==> inputs of branch sierra <==
==> flow/design.v <==
module mul_A (CLK, RESETn, a, b, y);
	parameter bw = 32;
	input [bw-1:0] a, b;
	input CLK;
	input RESETn;
	output [2*bw-1:0] y;
	reg [bw-1:0] a_pipe [bw-1:0];
	reg [bw-1:0] b_pipe [bw-1:0];
	reg [2*bw-1:0] partials [bw-1:0];
	genvar i, j;
	for(i=0; i<bw; i=i+1) begin : gen1
		always@(posedge CLK) begin
			if(!RESETn) begin
				a_pipe[i] <= 0;
				b_pipe[i] <= 0;
				partials[i] <= 0;
			end
			else begin
				if(i==0) begin
					a_pipe[i] <= a;
					b_pipe[i] <= b;
					partials[i] <=(a_pipe[i][i] ? b_pipe[i] << i : 0);
				end
				else begin
					a_pipe[i] <= a_pipe[i-1];
					b_pipe[i] <= b_pipe[i-1];
					partials[i] <=(a_pipe[i][i] ? b_pipe[i] << i : 0) + partials[i-1];
				end				
			end
		end
	end
	assign y = partials[bw-1];
endmodule
==> flow/run.sh <==
#!/bin/bash
# the make line also repeats each setting of config.mk as NAME=value (left out here)
make -C /OpenROAD-flow-scripts/flow DESIGN_CONFIG=/design/flow/config.mk WORK_HOME=/design/flow/orfs CLKGATE_MAP_FILE= finish
==> flow/config.mk <==
export PLATFORM = sky130hd
export DESIGN_NAME = mul_A
export DESIGN_NICKNAME = mul_A
export VERILOG_FILES = /design/flow/design.v
export SDC_FILE = /design/flow/constraint.sdc
export NUM_CORES = 4
export LEC_CHECK = 0
export ABC_AREA = 0
export CAP_MARGIN = 20
export CELL_PAD_IN_SITES_DETAIL_PLACEMENT = 0
export CELL_PAD_IN_SITES_GLOBAL_PLACEMENT = 0
export CORE_ASPECT_RATIO = 1.81
export CORE_MARGIN = 2
export CORE_UTILIZATION = 63
export GPL_TIMING_DRIVEN = 1
export MAX_ROUTING_LAYER = met5
export PLACE_DENSITY = 0.57
export SETUP_SLACK_MARGIN = 0.52
export SLEW_MARGIN = 20
export TNS_END_PERCENT = 50
==> flow/constraint.sdc <==
create_clock -name core_clock -period 3.15 [get_ports {CLK}]
set_input_delay 0.6300 -clock core_clock [delete_from_list [all_inputs] [get_ports {CLK}]]
set_output_delay 0.6300 -clock core_clock [all_outputs]
set_load 0.01 [all_outputs]
==> branch pepper (differences from branch sierra) <==
ABC_AREA = default   (was 0)
CELL_PAD_IN_SITES_GLOBAL_PLACEMENT = 2   (was 0)
CORE_ASPECT_RATIO = 0.6   (was 1.81)
CORE_UTILIZATION = 40   (was 63)
CTS_CLUSTER_DIAMETER = 27   (was default)
GPL_ROUTABILITY_DRIVEN = 0   (was default)
GPL_TIMING_DRIVEN = default   (was 1)
MAX_ROUTING_LAYER = default   (was met5)
MIN_ROUTING_LAYER = met2   (was default)
PLACE_DENSITY = default   (was 0.57)
SETUP_SLACK_MARGIN = 1.49   (was 0.52)
SLEW_MARGIN = 5   (was 20)
TNS_END_PERCENT = default   (was 50)
==> flow/constraint.sdc (replaced) <==
create_clock -name core_clock -period 5.0 [get_ports {CLK}]
set_input_delay 1.0000 -clock core_clock [delete_from_list [all_inputs] [get_ports {CLK}]]
set_output_delay 1.0000 -clock core_clock [all_outputs]
set_load 0.01 [all_outputs]
==> branch ember (differences from branch sierra) <==
ABC_AREA = 1   (was 0)
CELL_PAD_IN_SITES_DETAIL_PLACEMENT = default   (was 0)
CELL_PAD_IN_SITES_GLOBAL_PLACEMENT = default   (was 0)
CORE_ASPECT_RATIO = 1.28   (was 1.81)
CORE_UTILIZATION = 72   (was 63)
CTS_CLUSTER_SIZE = 10   (was default)
GPL_TIMING_DRIVEN = default   (was 1)
MAX_ROUTING_LAYER = default   (was met5)
PLACE_DENSITY = default   (was 0.57)
SETUP_SLACK_MARGIN = 0.29   (was 0.52)
TNS_END_PERCENT = default   (was 50)
==> flow/constraint.sdc (replaced) <==
create_clock -name core_clock -period 4.08 [get_ports {CLK}]
set_input_delay 0.8160 -clock core_clock [delete_from_list [all_inputs] [get_ports {CLK}]]
set_output_delay 0.8160 -clock core_clock [all_outputs]
set_load 0.01 [all_outputs]
==> qor summary <==
quantity                                                                                            branch pepper               branch ember     branch sierra
Heaviest power group                                                                                        clock           sequential cells  sequential cells
Post-synthesis share of cell area spent on full adders, half adders and majority gates                    0.09640                    0.07823           0.09640
Hold Crit Start                                                                         a_pipe[19][28]$_SDFF_PN0_  partials[8][4]$_SDFF_PN0_            RESETn
Number of rows in the core area                                                                               165                        199               228
Logic cell area                                                                                        72270 um^2                 77730 um^2        79240 um^2
Status                                                                                             finished clean             finished clean   failed layout checks
Reasons for failing layout checks                                                                               -                          -      setup timing
Final instance area                                                                                   165100 um^2                180500 um^2       168800 um^2
Setup repair after global routing missed its margin                                                          true                      false              true
Clock group share of total power                                                                            0.611                      0.477             0.481
Count of placed standard cells including taps                                                               18460                      29395             17419
Overall power                                                                                            65.85 mW                   60.20 mW          78.24 mW
Worst setup slack before clock tree synthesis                                                           0.6027 ns                   1.199 ns        -0.4868 ns
Count of plain and timing-repair buffers                                                                      363                        236              1373
Gate count of the mapped netlist                                                                            14272                      26582             14272
Wl on met1                                                                                                   0 um                   178.1 mm          130.8 mm

========
==> inputs of try-onyx <==
// mul_A: RTL as listed in full above, without the edits since
clock: 3.05 ns
lec_check: 0
abc_area: 0
cap_margin: 20
cell_pad_in_sites_detail_placement: 0
cell_pad_in_sites_global_placement: 0
core_aspect_ratio: 0.79
core_margin: 2
core_utilization: 70
cts_cluster_diameter: 85
gpl_timing_driven: 1
max_routing_layer: met5
setup_slack_margin: -0.05
slew_margin: 20
tns_end_percent: 100
run.sh (not shown) runs the stock make flow with config.mk's settings and CLKGATE_MAP_FILE=.
==> try-ember (differences from try-onyx) <==
==> flow/config.mk (replaced) <==
export PLATFORM = sky130hd
export DESIGN_NAME = mul_A
export DESIGN_NICKNAME = mul_A
export VERILOG_FILES = /design/flow/design.v
export SDC_FILE = /design/flow/constraint.sdc
export NUM_CORES = 4
export LEC_CHECK = 0
export CAP_MARGIN = 20
export CORE_MARGIN = 2
export CORE_UTILIZATION = 40
export SLEW_MARGIN = 20
==> flow/constraint.sdc (replaced) <==
create_clock -name core_clock -period 4.2 [get_ports {CLK}]
set_input_delay 0.8400 -clock core_clock [delete_from_list [all_inputs] [get_ports {CLK}]]
set_output_delay 0.8400 -clock core_clock [all_outputs]
set_load 0.01 [all_outputs]
==> try-tundra (differences from try-onyx) <==
==> flow/config.mk (replaced) <==
export PLATFORM = sky130hd
export DESIGN_NAME = mul_A
export DESIGN_NICKNAME = mul_A
export VERILOG_FILES = /design/flow/design.v
export SDC_FILE = /design/flow/constraint.sdc
export NUM_CORES = 4
export LEC_CHECK = 0
export ABC_AREA = 0
export CAP_MARGIN = 25
export CELL_PAD_IN_SITES_DETAIL_PLACEMENT = 1
export CELL_PAD_IN_SITES_GLOBAL_PLACEMENT = 2
export CORE_ASPECT_RATIO = 1.81
export CORE_MARGIN = 10
export CORE_UTILIZATION = 34
export GPL_TIMING_DRIVEN = 1
export MAX_ROUTING_LAYER = met5
export MIN_ROUTING_LAYER = met2
export PLACE_DENSITY_LB_ADDON = 0.19
export SLEW_MARGIN = 20
export TNS_END_PERCENT = 50
==> flow/constraint.sdc (replaced) <==
create_clock -name core_clock -period 3.15 [get_ports {CLK}]
set_input_delay 0.6300 -clock core_clock [delete_from_list [all_inputs] [get_ports {CLK}]]
set_output_delay 0.6300 -clock core_clock [all_outputs]
set_load 0.01 [all_outputs]
==> flow_summary.ini <==
; flow metrics
[final_timing]
finalHoldWorstSlack_ns = 0.1918
rsz0062_at_grt = true
fin_skew_ns = 0.07793
finalSetupViolations = 32
setup_ws_ns = -0.1836

[drt]
highest_layer = met5
drtIter0Drc = 8844
avgViaCountPerCell = 5.819

[power]
proportion_of_power_drawn_by_combinational_gates_pct = 1.3
switching_share_pct = 20.48

[critical_path]
critPathArrivalTime_ns = 4.09
r2r_start = a_pipe[3][3]$_SDFF_PN0_

[status]
so_faults = setup timing
outcome = failed layout checks

[place]
numPlacedInstances = 17150

[layout]
n_clock_buffer = 409
# the run above: try-onyx

==> flow_summary.ini <==
; flow metrics
[status]
outcome = timing/DRC/antenna clean

[power]
internal_power_w = 0.04669
proportion_of_power_drawn_by_combinational_gates_pct = 1.2
switching_share_pct = 20.85

[drt]
highest_layer = met4
drtIter0Drc = 4741

[final_timing]
finalSetupViolations = 0
rsz0062_at_grt = false
setup_ws_ns = 0.3641
fin_skew_ns = 0.04872

[layout]
n_clock_buffer = 447

[clocking]
htreeDepth = 5

[critical_path]
critPathArrivalTime_ns = 4.57
r2r_start = a_pipe[27][27]$_SDFF_PN0_

[global_route]
globalRouteTotalUtil_pct = 16.80

[place]
numPlacedInstances = 18470
# the run above: try-ember

==> flow_summary.ini <==
; flow metrics
[place]
numPlacedInstances = 20220

[final_timing]
finalHoldWorstSlack_ns = 0.2217
fin_skew_ns = 0.05606
finalSetupViolations = 49
setup_ws_ns = -0.2362
rsz0062_at_grt = true

[critical_path]
critPathArrivalTime_ns = 4.19
path_cells = buf_12 > and2_4 > ha_4 > fa_2 > a211oi_4 > o21ai_2 > a2111oi_4 > buf_4 > o21ai_4 > buf_6 > a41oi_4 > buf_6 > nor2_4 > a21bo_2 > xnor2_1 > nor2_1
r2r_start = a_pipe[17][17]$_SDFF_PN0_

[drt]
avgViaCountPerCell = 6.829
detailroute.wirelength.met3_um = 131900
highest_layer = met5
drtIter0Drc = 18290

[power]
proportion_of_power_drawn_by_combinational_gates_pct = 1.5

[status]
outcome = failed layout checks
so_faults = setup timing

[layout]
n_clock_buffer = 445
# the run above: try-tundra


========
==> inputs of branch umber <==
// mul_A: RTL as listed in full above, without the edits since
==> flow/config.mk <==
export PLATFORM = sky130hd
export DESIGN_NAME = mul_A
export DESIGN_NICKNAME = mul_A
export VERILOG_FILES = /design/flow/design.v
export SDC_FILE = /design/flow/constraint.sdc
export NUM_CORES = 4
export LEC_CHECK = 0
export ABC_AREA = 1
export CAP_MARGIN = 20
export CORE_MARGIN = 2
export CORE_UTILIZATION = 72
export CTS_CLUSTER_SIZE = 10
export SETUP_SLACK_MARGIN = 0.13
export SLEW_MARGIN = 20
==> flow/constraint.sdc <==
create_clock -name core_clock -period 1.45 [get_ports {CLK}]
set_input_delay 0.2900 -clock core_clock [delete_from_list [all_inputs] [get_ports {CLK}]]
set_output_delay 0.2900 -clock core_clock [all_outputs]
set_load 0.01 [all_outputs]
==> branch onyx (differences from branch umber) <==
==> flow/config.mk (replaced) <==
export PLATFORM = sky130hd
export DESIGN_NAME = mul_A
export DESIGN_NICKNAME = mul_A
export VERILOG_FILES = /design/flow/design.v
export SDC_FILE = /design/flow/constraint.sdc
export NUM_CORES = 4
export LEC_CHECK = 0
export CAP_MARGIN = 20
export CELL_PAD_IN_SITES_DETAIL_PLACEMENT = 2
export CORE_ASPECT_RATIO = 0.65
export CORE_MARGIN = 2
export CORE_UTILIZATION = 49
export CTS_CLUSTER_DIAMETER = 74
export HOLD_SLACK_MARGIN = -0.05
export MAX_ROUTING_LAYER = met4
export MIN_ROUTING_LAYER = met2
export SLEW_MARGIN = 20
export TNS_END_PERCENT = 60
==> flow/constraint.sdc (replaced) <==
create_clock -name core_clock -period 5.0 [get_ports {CLK}]
set_input_delay 1.0000 -clock core_clock [delete_from_list [all_inputs] [get_ports {CLK}]]
set_output_delay 1.0000 -clock core_clock [all_outputs]
set_load 0.01 [all_outputs]
==> branch amber (differences from branch umber) <==
==> flow/config.mk (replaced) <==
export PLATFORM = sky130hd
export DESIGN_NAME = mul_A
export DESIGN_NICKNAME = mul_A
export VERILOG_FILES = /design/flow/design.v
export SDC_FILE = /design/flow/constraint.sdc
export NUM_CORES = 4
export LEC_CHECK = 0
export CAP_MARGIN = 20
export CORE_MARGIN = 2
export CORE_UTILIZATION = 70
export CTS_CLUSTER_DIAMETER = 92
export CTS_CLUSTER_SIZE = 20
export SLEW_MARGIN = 20
==> flow/constraint.sdc (replaced) <==
create_clock -name core_clock -period 2.88 [get_ports {CLK}]
set_input_delay 0.5760 -clock core_clock [delete_from_list [all_inputs] [get_ports {CLK}]]
set_output_delay 0.5760 -clock core_clock [all_outputs]
set_load 0.01 [all_outputs]
==> comparison table <==
                                                                    branch amber              branch umber                        branch onyx
Area of the core                                                      192000 µm²                230000 µm²                         274000 µm²
Std cell rows                                                                161                       176                                155
Post-Synthesis Cell Area                                              135000 µm²                166000 µm²                         135000 µm²
Nets at Floorplan                                                          15400                     27700                              15400
Run status                                            complete, but fails checks    stopped before the end             stopped before the end
Stage where the flow stopped                                                   -  global routing (5_1_grt)  detailed placement (3_5_place_dp)
Violated checks                                                     setup timing                         -                                  -
Post-cts hold-fix buffer tally                                                 0                        65                                  -
Post-detailed-placement cell area                                     146000 µm²                205000 µm²                                  -
Post-CTS Setup Repair Bufs                                                   184                        69                                  -
Bufs on Longest Clock Path                                                     3                         4                                  -
HPWL Detailed                                                          221000 µm                 443000 µm                                  -
TritonCTS Buffers                                                            173                       370                                  -
Placed insts                                                               17400                     32200                                  -
Post-CTS resize count                                                        731                       942                                  -
Gate count after technology mapping                                        14300                     26600                              14300
H-tree levels                                                                  4                         5                                  -
Cell with the most instances after synthesis             sky130_fd_sc_hd__and2_1  sky130_fd_sc_hd__nand2_1            sky130_fd_sc_hd__and2_1
Average cell area after synthesis                                       9.46 µm²                  6.26 µm²                           9.46 µm²
Mux cell area share after synthesis                                       0.342%                        0%                             0.342%
Routability congestion estimate                                            0.966                      1.07                               1.12
# Cells Yosys                                                              14300                     26600                              14300
Fraction of the yosys area taken by sequential cells                       46.0%                     37.3%                              46.0%
Count of unique library cells instantiated by Yosys                           98                        32                                 98
Chip area                                                             196000 µm²                235000 µm²                         280000 µm²
Die height                                                                443 µm                    485 µm                             427 µm

========
==> inputs of run M <==
Starts from the design.v that is shown in full above.
clock: 2.88 ns
lec_check: 0
cap_margin: 20
core_margin: 2
core_utilization: 72
cts_cluster_size: 20
slew_margin: 20
==> run C: changes against run M <==
Settings changed: CTS_CLUSTER_SIZE 20 to unset, PLACE_DENSITY set to 0.95, SETUP_SLACK_MARGIN set to 0.21.
==> flow/constraint.sdc (replaced) <==
create_clock -name core_clock -period 3.64 [get_ports {CLK}]
set_input_delay 0.7280 -clock core_clock [delete_from_list [all_inputs] [get_ports {CLK}]]
set_output_delay 0.7280 -clock core_clock [all_outputs]
set_load 0.01 [all_outputs]
==> run F: changes against run M <==
Settings changed: CTS_CLUSTER_SIZE 20 to 33, SETUP_SLACK_MARGIN set to 0.21.
==> flow/constraint.sdc (replaced) <==
create_clock -name core_clock -period 3.64 [get_ports {CLK}]
set_input_delay 0.7280 -clock core_clock [delete_from_list [all_inputs] [get_ports {CLK}]]
set_output_delay 0.7280 -clock core_clock [all_outputs]
set_load 0.01 [all_outputs]
==> results.cfg <==
; implementation run metrics
[global_routing]
overflow = 0

[sta]
setup_slack_ns = -0.118
setup_viol = 1

[run_status]
failed_checks = negative setup slack
status = complete, but fails checks
-- figures above: run C

==> results.cfg <==
; physical design summary
[run_status]
status = aborted with a tool error
tool.error = [ERROR GRT-0232] Routing congestion too high. Check the congestion heatmap in the GUI.
stop_stage = global routing (5_1_grt)

[global_routing]
overflow = 385
grtUsageMet3 = 0.607
-- figures above: run M

==> results.cfg <==
; implementation run metrics
[global_routing]
overflow = 0

[sta]
setup_viol = 5
setup_slack_ns = -0.347

[run_status]
status = complete, but fails checks
failed_checks = negative setup slack

[logic_synthesis]
ys_sh_mux = 0.00342
-- figures above: run F


========
==> job 9106: inputs <==
RTL: the design.v shown in full above, as it stands there.
clock: 3.64 ns
lec_check: 0
cap_margin: 20
core_margin: 2
core_utilization: 72
cts_cluster_size: 40
place_density: 0.41
setup_slack_margin: 0.97
slew_margin: 20
==> inputs of job 1844, as changes to job 9106 <==
--- a/flow/config.mk
+++ b/flow/config.mk
@@ -7,2 +7,3 @@
 export LEC_CHECK = 0
+export ABC_AREA = 1
 export CAP_MARGIN = 20
@@ -10,5 +11,2 @@
 export CORE_UTILIZATION = 72
-export CTS_CLUSTER_SIZE = 40
-export PLACE_DENSITY = 0.41
-export SETUP_SLACK_MARGIN = 0.97
 export SLEW_MARGIN = 20
==> flow/constraint.sdc (replaced) <==
create_clock -name core_clock -period 1.45 [get_ports {CLK}]
set_input_delay 0.2900 -clock core_clock [delete_from_list [all_inputs] [get_ports {CLK}]]
set_output_delay 0.2900 -clock core_clock [all_outputs]
set_load 0.01 [all_outputs]
==> inputs of job 2808, as changes to job 9106 <==
--- a/flow/config.mk
+++ b/flow/config.mk
@@ -7,8 +7,17 @@
 export LEC_CHECK = 0
+export ABC_AREA = 0
 export CAP_MARGIN = 20
+export CELL_PAD_IN_SITES_DETAIL_PLACEMENT = 0
+export CELL_PAD_IN_SITES_GLOBAL_PLACEMENT = 0
+export CORE_ASPECT_RATIO = 1.81
 export CORE_MARGIN = 2
 export CORE_UTILIZATION = 72
-export CTS_CLUSTER_SIZE = 40
-export PLACE_DENSITY = 0.41
-export SETUP_SLACK_MARGIN = 0.97
+export CTS_CLUSTER_DIAMETER = 27
+export CTS_CLUSTER_SIZE = 100
+export GPL_TIMING_DRIVEN = 1
+export HOLD_SLACK_MARGIN = -0.09
+export MAX_ROUTING_LAYER = met5
+export PLACE_DENSITY_LB_ADDON = 0.19
+export SETUP_SLACK_MARGIN = 0.6
 export SLEW_MARGIN = 20
+export TNS_END_PERCENT = 50
==> flow/constraint.sdc (replaced) <==
create_clock -name core_clock -period 2.49 [get_ports {CLK}]
set_input_delay 0.4980 -clock core_clock [delete_from_list [all_inputs] [get_ports {CLK}]]
set_output_delay 0.4980 -clock core_clock [all_outputs]
set_load 0.01 [all_outputs]
==> inputs of job 5621, as changes to job 9106 <==
--- a/flow/config.mk
+++ b/flow/config.mk
@@ -8,7 +8,7 @@
 export CAP_MARGIN = 20
+export CELL_PAD_IN_SITES_DETAIL_PLACEMENT = 2
 export CORE_MARGIN = 2
-export CORE_UTILIZATION = 72
-export CTS_CLUSTER_SIZE = 40
-export PLACE_DENSITY = 0.41
-export SETUP_SLACK_MARGIN = 0.97
+export CORE_UTILIZATION = 40
+export CTS_CLUSTER_DIAMETER = 74
 export SLEW_MARGIN = 20
+export TNS_END_PERCENT = 65
==> flow/constraint.sdc (replaced) <==
create_clock -name core_clock -period 5.0 [get_ports {CLK}]
set_input_delay 1.0000 -clock core_clock [delete_from_list [all_inputs] [get_ports {CLK}]]
set_output_delay 1.0000 -clock core_clock [all_outputs]
set_load 0.01 [all_outputs]
==> qor summary <==
metric                                                                         job 2808                        job 1844                                     job 5621                    job 9106
Share of the synthesized area in the top cell type                                46.0%                           37.3%                                        46.0%                       46.0%
Post-Syn Area                                                               135,000 µm²                     166,000 µm²                                  135,000 µm²                 135,000 µm²
Cell at the root of the clock tree                                                    -                               -                   sky130_fd_sc_hd__clkbuf_16  sky130_fd_sc_hd__clkbuf_16
Hold-fix buffer count after cts                                                       -                               -                                            0                           0
Setup WS pre-CTS                                                               -1.01 ns                       -0.703 ns                                     0.623 ns                   0.0354 ns
Total CTS buffers                                                                     -                               -                                          329                         315
CTS max path bufs                                                                     -                               -                                            4                           4
Post-synth area from yosys stat                                             135,000 µm²                     166,000 µm²                                  135,000 µm²                 135,000 µm²
Number of cells upsized or downsized after cts                                        -                               -                                            0                         464
Gate Count Post-Synth                                                            14,300                          26,600                                       14,300                      14,300
# Cells Yosys                                                                    14,300                          26,600                                       14,300                      14,300
Proportion of synthesized chip area in sequential cells                           46.0%                           37.3%                                        46.0%                       46.0%
Run status                                                       stopped before the end          stopped before the end                   complete, but fails checks      stopped before the end
Failing step                                             clock tree synthesis (4_1_cts)  clock tree synthesis (4_1_cts)                                            -    global routing (5_1_grt)
Violated checks                                                                       -                               -  capacitance limit, slew limit, setup timing                           -
AND/OR/NAND/NOR Cells, Area Fraction                                              24.1%                           32.7%                                        24.1%                       24.1%
Count of unique library cells instantiated by Yosys                                  98                              32                                           98                          98
Most common cell in the netlist                                 sky130_fd_sc_hd__and2_1        sky130_fd_sc_hd__nand2_1                      sky130_fd_sc_hd__and2_1     sky130_fd_sc_hd__and2_1
Core footprint                                                              186,000 µm²                     230,000 µm²                                  336,000 µm²                 186,000 µm²
Num Clock Sinks                                                                       -                               -                                        3,103                       3,103
Power and IR drop assume default switching activity.
